build 37:
// cnm_top
module cnm_top (
    input  logic               clk,
    input  logic               rst,
    input  logic               in_valid,
    input  logic signed [7:0]  rea,
    input  logic signed [7:0]  ima,
    input  logic signed [7:0]  req,
    input  logic signed [7:0]  imq,
    output logic               out_valid,
    output logic signed [15:0] rep,
    output logic signed [15:0] imp
);
    logic signed [7:0]  rea_r, ima_r, req_r, imq_r;
    logic               valid_r;
    logic signed [15:0] rep_c, imp_c;
    cnm cnm (.rep(rep_c), .imp(imp_c), .rea(rea_r), .ima(ima_r), .req(req_r), .imq(imq_r));
    always_ff @(posedge clk) begin
        rea_r <= rea;
        ima_r <= ima;
        req_r <= req;
        imq_r <= imq;
        rep   <= rep_c;
        imp   <= imp_c;
        if (rst) begin
            valid_r   <= 1'b0;
            out_valid <= 1'b0;
        end else begin
            valid_r   <= in_valid;
            out_valid <= valid_r;
        end
    end
endmodule
export LEC_CHECK = 0
export CAP_MARGIN = 5
export CELL_PAD_IN_SITES_DETAIL_PLACEMENT = 1
export CORE_MARGIN = 7
export CORE_UTILIZATION = 68
export CTS_CLUSTER_SIZE = 17
export GPL_TIMING_DRIVEN = 1
export MAX_ROUTING_LAYER = met4
export PLACE_DENSITY_LB_ADDON = 0.01
export SETUP_SLACK_MARGIN = 1.19
export SLEW_MARGIN = 40
export TNS_END_PERCENT = 50
create_clock -name core_clock -period 4.54 [get_ports {clk}]
run.sh (not shown) runs the stock make flow with config.mk's settings and CLKGATE_MAP_FILE=.
detailed placement: build 37 exited with error
What build 11 does differently from build 37 at the input level:
# build 37
export LEC_CHECK = 0
export CAP_MARGIN = 5
export CELL_PAD_IN_SITES_DETAIL_PLACEMENT = 1
export CORE_MARGIN = 7
export CORE_UTILIZATION = 68
export CTS_CLUSTER_SIZE = 17
export GPL_TIMING_DRIVEN = 1
export MAX_ROUTING_LAYER = met4
export PLACE_DENSITY_LB_ADDON = 0.01
export SETUP_SLACK_MARGIN = 1.19
export SLEW_MARGIN = 40
export TNS_END_PERCENT = 50
create_clock -name core_clock -period 4.54 [get_ports {clk}]
# build 11
export LEC_CHECK = 0
export CAP_MARGIN = 0
export CELL_PAD_IN_SITES_DETAIL_PLACEMENT = 0
export CORE_MARGIN = 2
export CORE_UTILIZATION = 65
export CTS_CLUSTER_SIZE = 73
export GPL_TIMING_DRIVEN = 1
export PLACE_DENSITY_LB_ADDON = 0.01
export SETUP_SLACK_MARGIN = 1.19
export SLEW_MARGIN = 40
export TNS_END_PERCENT = 20
create_clock -name core_clock -period 7.29 [get_ports {clk}]
==> comparison <==
- Reported for build 37 and build 11, area after synthesis turned out identical to the last digit.
- Taking build 37 over build 11, the final RePlAce weighted congestion ratio works out to 1.08.
- Build 37 -> build 11: number of top-level design ports delta 0, exact match
- Build 37 -> build 11: number of nets in the synthesized netlist delta 0, exact match
- Build 11 vs. build 37: count of input and output buffers closely matched the old numbers, overall die width decreased by 6.9 um relative to the old numbers, count of unique library cells instantiated by Yosys closely matched the old numbers, placeable core area increased by about 4.5% relative to the old numbers.
- Build 37 -> build 11: full die area decreased by a little under 10%
- Build 11 completed; timing, DRC and antenna clean
- Post-synthesis simple-gate area fraction: build 37 vs build 11 identical
- Compared build 11 vs build 37, and starting density of the core is down in build 11.
Setup changes, build 11 to build 38
# build 11
export LEC_CHECK = 0
export CAP_MARGIN = 0
export CELL_PAD_IN_SITES_DETAIL_PLACEMENT = 0
export CORE_MARGIN = 2
export CORE_UTILIZATION = 65
export CTS_CLUSTER_SIZE = 73
export GPL_TIMING_DRIVEN = 1
export PLACE_DENSITY_LB_ADDON = 0.01
export SETUP_SLACK_MARGIN = 1.19
export SLEW_MARGIN = 40
export TNS_END_PERCENT = 20
create_clock -name core_clock -period 7.29 [get_ports {clk}]
# build 38
export LEC_CHECK = 0
export ABC_AREA = 1
export CAP_MARGIN = 0
export CELL_PAD_IN_SITES_DETAIL_PLACEMENT = 0
export CORE_MARGIN = 5
export CORE_UTILIZATION = 70
export CTS_CLUSTER_SIZE = 15
export GPL_TIMING_DRIVEN = 1
export PLACE_DENSITY_LB_ADDON = 0.01
export SETUP_SLACK_MARGIN = 0.26
export SLEW_MARGIN = 40
export TNS_END_PERCENT = 20
create_clock -name core_clock -period 1.8 [get_ports {clk}]
Notes after the runs:
The flow ran to completion for all of build 11 and build 38 but build 38, which stopped partway.
Area share of fa/ha/maj cells after synthesis was higher in build 11 than in build 38.
Compared to build 11, build 38 has core outline area about 2.7% higher.
Build 38 vs build 11, summed instance area of the synthesized netlist went up by about 9%.
Going from build 11 to build 38, die outline width grew by a few percent.
